==> 11-21: inputs <==
Design i16_biquad, start of the top module:
module i16_biquad(
    input CLK, RST,
    input unsigned [15:0] A,
    output signed [15:0] B,
    input signed [15:0] b_0,
    input signed [15:0] b_1,
    input signed [15:0] b_2,
    input signed [15:0] a_1,
    input signed [15:0] a_2
);
wire signed [17:0] feedback;
wire signed [31:0] P_b0;
wire signed [31:0] P_b1;
wire signed [31:0] P_b2;
wire signed [33:0] P_a1;
wire signed [33:0] P_a2;
wire signed [35:0] S_0;
wire signed [35:0] S_1;
wire signed [35:0] S_2;
wire signed [35:0] Z_0;
wire signed [35:0] Z_1;
i16_mul mul_b0(
    .A(A),
    .B(b_0),
    .P(P_b0)
);
i16_mul mul_b1(
    .A(A),
    .B(b_1),
    .P(P_b1)
);
i16_mul mul_b2(
    .A(A),
    .B(b_2),
    .P(P_b2)
);
i18_mul mul_a1(
    .A(feedback),
    .B_coef(a_1),
    .P(P_a1)
);
i18_mul mul_a2(
    .A(feedback),
    .B_coef(a_2),
    .P(P_a2)
);
i36_acc ACC_0(
    .A(P_a2),
    .B(P_b2),
    ._Z(36'sd0),
    .S(S_0)
);
i36_acc ACC_1(
    .A(P_a1),
    .B(P_b1),
    ._Z(Z_0),
    .S(S_1)
);
i36_acc ACC_2(
    .A(34'sd0),
    .B(P_b0),
    ._Z(Z_1),
    .S(S_2)
);
i36_delay DELAY_0(
    .CLK(CLK),
    .RST(RST),
    .STORE(S_0),
    .READ(Z_0)
);
i36_delay DELAY_1(
    .CLK(CLK),
    .RST(RST),
    .STORE(S_1),
    .READ(Z_1)
);
i36_trunc OUT(
    .A(S_2),
    .B(feedback),
    .B_sat(B)
);
endmodule
Settings: LEC_CHECK=0, CAP_MARGIN=20, CORE_ASPECT_RATIO=0.71, CORE_MARGIN=2, CORE_UTILIZATION=72, CTS_CLUSTER_SIZE=71, GPL_ROUTABILITY_DRIVEN=1, GPL_TIMING_DRIVEN=1, HOLD_SLACK_MARGIN=0.26, PLACE_DENSITY_LB_ADDON=0.01, SETUP_SLACK_MARGIN=2.55, SLEW_MARGIN=20, TNS_END_PERCENT=80; clock period 10.2 ns.
run.sh (not shown) runs the stock make flow with config.mk's settings and CLKGATE_MAP_FILE=.
==> inputs of 04-02, as changes to 11-21 <==
Settings changed: ABC_AREA from default to 1, CORE_ASPECT_RATIO 0.71 to 1.47, CTS_CLUSTER_DIAMETER from default to 242, CTS_CLUSTER_SIZE 71 to 99, GPL_ROUTABILITY_DRIVEN 1 to default, GPL_TIMING_DRIVEN 1 to default, HOLD_SLACK_MARGIN 0.26 to default, PLACE_DENSITY from default to 0.41, PLACE_DENSITY_LB_ADDON 0.01 to default, SETUP_SLACK_MARGIN 2.55 to default, TNS_END_PERCENT 80 to 10.
==> flow/constraint.sdc (replaced) <==
create_clock -name core_clock -period 9.14 [get_ports {CLK}]
set_input_delay 1.8280 -clock core_clock [delete_from_list [all_inputs] [get_ports {CLK}]]
set_output_delay 1.8280 -clock core_clock [all_outputs]
set_load 0.01 [all_outputs]
==> notes <==
Of 11-21 and 04-02, 04-02 has the higher die size (gap 1.8%, measured against 04-02).
Of 04-02 and 11-21, 04-02 has the higher area after synthesis (gap 1.9%, measured against 11-21).
11-21 finished but fails on negative setup slack. 04-02 never finished: it broke off in 5_1_grt, error GRT-0116.
Synthesized cell count: 11-21 is lower than 04-02 (12%).

* * *

==> v14: inputs <==
==> flow/design.v <==
module i16_mul(
    input signed [15:0] A,
    input signed [15:0] B,
    output signed [31:0] P
);
assign P = A * B;
endmodule
module i18_mul(
    input signed [17:0] A,
    input signed [15:0] B_coef,
    output signed [33:0] P
);
assign P = A * B_coef;
endmodule
module i36_acc(
    input signed [33:0] A,
    input signed [31:0] B,
    input signed [35:0] _Z,
    output signed [35:0] S
);
wire signed [35:0] A_ext = {{2{A[33]}}, A};
wire signed [35:0] B_ext = {{4{B[31]}}, B};
assign S = A_ext + B_ext + _Z;
endmodule
module i36_delay(
    input CLK,
    input RST,
    input signed [35:0] STORE,
    output reg signed [35:0] READ
);
always @ (posedge CLK, negedge RST) begin
    if (!RST) begin
        READ <= 0;
    end else begin
        READ <= STORE;
    end
end
endmodule
module i36_trunc(
    input signed [35:0] A,
    output reg signed [15:0] B_sat,
    output reg signed [17:0] B
);
wire signed [35:0] shifted_inter = (A >>> 14);
wire signed [21:0] shifted = shifted_inter[21:0];
always @(*) begin
    B = $signed(shifted[17:0]);
    if (shifted > 22'sd32767) B_sat = 16'sd32767;
    else if (shifted < -22'sd32768) B_sat = -16'sd32768;
    else B_sat = $signed(shifted[15:0]);
end
endmodule
module i16_biquad(
    input CLK, RST,
    input unsigned [15:0] A,
    output signed [15:0] B,
    input signed [15:0] b_0,
    input signed [15:0] b_1,
    input signed [15:0] b_2,
    input signed [15:0] a_1,
    input signed [15:0] a_2
);
wire signed [17:0] feedback;
wire signed [31:0] P_b0;
wire signed [31:0] P_b1;
wire signed [31:0] P_b2;
wire signed [33:0] P_a1;
wire signed [33:0] P_a2;
wire signed [35:0] S_0;
wire signed [35:0] S_1;
wire signed [35:0] S_2;
wire signed [35:0] Z_0;
wire signed [35:0] Z_1;
i16_mul mul_b0(
    .A(A),
    .B(b_0),
    .P(P_b0)
);
i16_mul mul_b1(
    .A(A),
    .B(b_1),
    .P(P_b1)
);
i16_mul mul_b2(
    .A(A),
    .B(b_2),
    .P(P_b2)
);
i18_mul mul_a1(
    .A(feedback),
    .B_coef(a_1),
    .P(P_a1)
);
i18_mul mul_a2(
    .A(feedback),
    .B_coef(a_2),
    .P(P_a2)
);
i36_acc ACC_0(
    .A(P_a2),
    .B(P_b2),
    ._Z(36'sd0),
    .S(S_0)
);
i36_acc ACC_1(
    .A(P_a1),
    .B(P_b1),
    ._Z(Z_0),
    .S(S_1)
);
i36_acc ACC_2(
    .A(34'sd0),
    .B(P_b0),
    ._Z(Z_1),
    .S(S_2)
);
i36_delay DELAY_0(
    .CLK(CLK),
    .RST(RST),
    .STORE(S_0),
    .READ(Z_0)
);
i36_delay DELAY_1(
    .CLK(CLK),
    .RST(RST),
    .STORE(S_1),
    .READ(Z_1)
);
i36_trunc OUT(
    .A(S_2),
    .B(feedback),
    .B_sat(B)
);
endmodule
==> flow/run.sh <==
#!/bin/bash
# the make line also repeats each setting of config.mk as NAME=value (left out here)
make -C /OpenROAD-flow-scripts/flow DESIGN_CONFIG=/design/flow/config.mk WORK_HOME=/design/flow/orfs CLKGATE_MAP_FILE= finish
==> flow/config.mk <==
export PLATFORM = sky130hd
export DESIGN_NAME = i16_biquad
export DESIGN_NICKNAME = i16_biquad
export VERILOG_FILES = /design/flow/design.v
export SDC_FILE = /design/flow/constraint.sdc
export NUM_CORES = 4
export LEC_CHECK = 0
export ABC_AREA = 0
export CAP_MARGIN = 20
export CORE_ASPECT_RATIO = 0.5
export CORE_MARGIN = 2
export CORE_UTILIZATION = 40
export CTS_CLUSTER_DIAMETER = 393
export CTS_CLUSTER_SIZE = 100
export PLACE_DENSITY_LB_ADDON = 0.3
export SLEW_MARGIN = 10
export TNS_END_PERCENT = 35
==> flow/constraint.sdc <==
create_clock -name core_clock -period 16.0 [get_ports {CLK}]
set_input_delay 3.2000 -clock core_clock [delete_from_list [all_inputs] [get_ports {CLK}]]
set_output_delay 3.2000 -clock core_clock [all_outputs]
set_load 0.01 [all_outputs]
==> inputs of v35, as changes to v14 <==
- ABC_AREA: 0 -> unset
- CORE_UTILIZATION: 40 -> 72
- CTS_CLUSTER_DIAMETER: 393 -> unset
- CTS_CLUSTER_SIZE: 100 -> 43
- MAX_ROUTING_LAYER: unset -> met4
- PLACE_DENSITY: unset -> 0.66
- PLACE_DENSITY_LB_ADDON: 0.3 -> unset
- SETUP_SLACK_MARGIN: unset -> 3.38
- SLEW_MARGIN: 10 -> 20
- TNS_END_PERCENT: 35 -> 40
==> flow/constraint.sdc (replaced) <==
create_clock -name core_clock -period 13.6 [get_ports {CLK}]
set_input_delay 2.7200 -clock core_clock [delete_from_list [all_inputs] [get_ports {CLK}]]
set_output_delay 2.7200 -clock core_clock [all_outputs]
set_load 0.01 [all_outputs]
==> summary of the runs <==
Die size: v14 is larger than v35 (79%). In v35 the clock-buffer cell count is higher than in v14, by 2. Against v35, the clock skew of v14 is higher by 3.4 ps. Between v14 and v35, the lower global-route usage is in v14 (gap 23 points). Between v14 and v35, the lower routed wire length is in v14 (gap 13%, measured against v35). v35 finished but failed the layout checks on negative setup slack. v14 went through all stages and came out clean.
==> figures <==
|  | v35 | v14 |
|---|---|---|
| GR Layer Usage met3 | 14.7% | 2.83% |
| Die W | 403 um | 540 um |
| Vias | 43.1k | 38.9k |
| Flop share of the area | 2.62% | 2.76% |
| Highest-delay cell along the critical path | fa_1 | fa_2 |
| Run status | complete, but fails checks | no timing/DRC/antenna violations |
| Reasons for failing layout checks | negative setup slack | - |
| Met1 routing resource usage after global routing | 58.6% | 30.9% |
| Floorplan Core Area | 79,200 um^2 | 143,000 um^2 |
| Met2 routed WL | 76.4 mm | 68.0 mm |
| Setup bufs post-CTS | 116 | 0 |
| Row cnt | 73 | 98 |
| Number of gates resized after cts | 397 | 3 |
| Setup Viol. Count Final | 44 | 0 |

* * *

==> run M <==
RTL: the design.v shown in full above, as it stands there.
==> flow/config.mk <==
export PLATFORM = sky130hd
export DESIGN_NAME = i16_biquad
export DESIGN_NICKNAME = i16_biquad
export VERILOG_FILES = /design/flow/design.v
export SDC_FILE = /design/flow/constraint.sdc
export NUM_CORES = 4
export LEC_CHECK = 0
export ABC_AREA = 1
export CAP_MARGIN = 15
export CELL_PAD_IN_SITES_GLOBAL_PLACEMENT = 2
export CORE_ASPECT_RATIO = 0.79
export CORE_MARGIN = 10
export CORE_UTILIZATION = 40
export CTS_CLUSTER_DIAMETER = 329
export CTS_CLUSTER_SIZE = 30
export GPL_ROUTABILITY_DRIVEN = 0
export GPL_TIMING_DRIVEN = 1
export HOLD_SLACK_MARGIN = 0.05
export PLACE_DENSITY = 0.89
export SETUP_SLACK_MARGIN = 0.57
export SLEW_MARGIN = 15
==> flow/constraint.sdc <==
create_clock -name core_clock -period 21.1 [get_ports {CLK}]
set_input_delay 4.2200 -clock core_clock [delete_from_list [all_inputs] [get_ports {CLK}]]
set_output_delay 4.2200 -clock core_clock [all_outputs]
set_load 0.01 [all_outputs]
==> run P: changes against run M <==
Settings changed: ABC_AREA 1 to not set, CAP_MARGIN 15 to 20, CELL_PAD_IN_SITES_GLOBAL_PLACEMENT 2 to not set, CORE_ASPECT_RATIO 0.79 to not set, CORE_MARGIN 10 to 2, CORE_UTILIZATION 40 to 65, CTS_CLUSTER_DIAMETER 329 to 27, CTS_CLUSTER_SIZE 30 to not set, GPL_ROUTABILITY_DRIVEN 0 to not set, GPL_TIMING_DRIVEN 1 to not set, HOLD_SLACK_MARGIN 0.05 to not set, PLACE_DENSITY 0.89 to not set, SETUP_SLACK_MARGIN 0.57 to not set, SLEW_MARGIN 15 to 20.
==> flow/constraint.sdc (replaced) <==
create_clock -name core_clock -period 16.0 [get_ports {CLK}]
set_input_delay 3.2000 -clock core_clock [delete_from_list [all_inputs] [get_ports {CLK}]]
set_output_delay 3.2000 -clock core_clock [all_outputs]
set_load 0.01 [all_outputs]
==> run G: changes against run M <==
Settings changed: ABC_AREA 1 to not set, CAP_MARGIN 15 to 20, CELL_PAD_IN_SITES_GLOBAL_PLACEMENT 2 to not set, CORE_ASPECT_RATIO 0.79 to not set, CORE_MARGIN 10 to 2, CORE_UTILIZATION 40 to 59, CTS_CLUSTER_DIAMETER 329 to not set, CTS_CLUSTER_SIZE 30 to 97, GPL_ROUTABILITY_DRIVEN 0 to not set, GPL_TIMING_DRIVEN 1 to not set, HOLD_SLACK_MARGIN 0.05 to not set, PLACE_DENSITY 0.89 to 0.38, SETUP_SLACK_MARGIN 0.57 to not set, SLEW_MARGIN 15 to 20, TNS_END_PERCENT set to 35.
==> flow/constraint.sdc (replaced) <==
create_clock -name core_clock -period 12.5 [get_ports {CLK}]
set_input_delay 2.5000 -clock core_clock [delete_from_list [all_inputs] [get_ports {CLK}]]
set_output_delay 2.5000 -clock core_clock [all_outputs]
set_load 0.01 [all_outputs]
==> run B: changes against run M <==
Settings changed: ABC_AREA 1 to not set, CAP_MARGIN 15 to 20, CELL_PAD_IN_SITES_DETAIL_PLACEMENT set to 2, CELL_PAD_IN_SITES_GLOBAL_PLACEMENT 2 to not set, CORE_ASPECT_RATIO 0.79 to 1.79, CORE_MARGIN 10 to 2, CTS_CLUSTER_DIAMETER 329 to 335, CTS_CLUSTER_SIZE 30 to not set, GPL_ROUTABILITY_DRIVEN 0 to not set, HOLD_SLACK_MARGIN 0.05 to not set, PLACE_DENSITY 0.89 to not set, SETUP_SLACK_MARGIN 0.57 to not set, SLEW_MARGIN 15 to 35, TNS_END_PERCENT set to 45.
==> flow/constraint.sdc (replaced) <==
create_clock -name core_clock -period 10.1 [get_ports {CLK}]
set_input_delay 2.0200 -clock core_clock [delete_from_list [all_inputs] [get_ports {CLK}]]
set_output_delay 2.0200 -clock core_clock [all_outputs]
set_load 0.01 [all_outputs]
==> run summary <==
Notes on the flow outputs.

- The layout report lists the combined flip-flop and latch area as roughly 1800 um2.
- The worst hold slack across all endpoints is ~0.73 ns.
- According to the timing report, the arrival time at the worst endpoint equals ~19 ns.
- The clock-pin transition on the worst setup and hold timing paths is around 0.060 ns.
- The type of element launching the critical path is an input port.
- The number of pins exceeding their max-slew limit in the final report reads 0.
- The count of routing violations after the opening detailed-route iteration is slightly above 3000.
- The run finished with no timing, DRC or antenna violations.
- Looking at the setup timing report, the critical path kind is input port to flip-flop.
- The number of logic gates is about 4200.
- The detailed router reports a met2 wire length of roughly 76000 um.
- The sequential element share of the synthesized area reads roughly 3.0%.
- The biggest area consumer among cell classes is multi-input combinational cells.
- The instance count after placement with tap cells included reads ~8700.
- According to the timing report, the critical path is launched from b_0[1].
That was run M.
==> run summary <==
Notes on the flow outputs.

- The number of logic gates reads just under 4000.
- The number of pins exceeding their max-slew limit in the final report is 0.
- The sequential element share of the synthesized area reads 3.09%.
- The critical path in the final layout is reported with a setup slack of -2.12 ns.
- The reasons given for failing layout checks are negative setup slack.
- The final count of negative-setup-slack endpoints is 56.
- The run finished, with violations left.
- The instance count after placement with tap cells included reads roughly 7700.
- According to the floorplan report, the placeable core area is a little under 100000 um2.
- The path depth of the worst reg2reg path is approximately 47.
- The critical path startpoint is A[7].
- The worst hold slack across all endpoints is just over 0.7 ns.
- The critical setup path kind is input port to flip-flop.
- The biggest area consumer among cell classes reads multi-input combinational cells.
- The met2 wire length is between 70000 and 80000 um.
- The register cell area after layout is 1780 um2.
That was run G.
==> run summary <==
Notes on the flow outputs.

- The run finished with no timing, DRC or antenna violations.
- The clock latency at the later pin of the worst-skew pair is around 0.42 ns.
- The sequential element share of the synthesized area is 3.09%.
- The worst hold slack across all endpoints is roughly 0.6 ns.
- The count of routing violations after the opening detailed-route iteration reads between 2000 and 2500.
- The number of cells in the yosys synthesis report reads between 6000 and 7000.
- For the worst setup path, the data arrival time is between 15 and 20 ns.
- The register cell area after layout reads between 1500 and 2000 um2.
- The detailed router reports a met2 wire length of 74600 um.
- Once placement completed, the tool counted placed cells totaling ~7500.
- The critical path startpoint reads b_0[8].
- The worst setup path is launched from an input port.
- The number of pins exceeding their max-slew limit in the final report reads 0.
- The number of logic gates reads ~3900.
That was run P.
==> run summary <==
From the run reports.

- The run stopped with a tool error.
- The failing step is global routing.
- The tool reported: "[ERROR GRT-0116] Global routing finished with congestion. Check the congestion regions in the DRC Viewer".
- The global routing met2 resource utilization is 89.9%.
- The cell type with the highest aggregate area in the netlist reads sky130_fd_sc_hd__fa_1.
- Synthesis instantiated 74 different standard cells from the library.
- The instance count of the mapped netlist is 6004.
- The sequential element share of the synthesized area is roughly 3.1%.
- Global routing used 69.1% of the available tracks.
- The instance count after placement with tap cells included reads between 8000 and 9000.
- The total die size is between 100000 and 150000 um2.
That was run B.
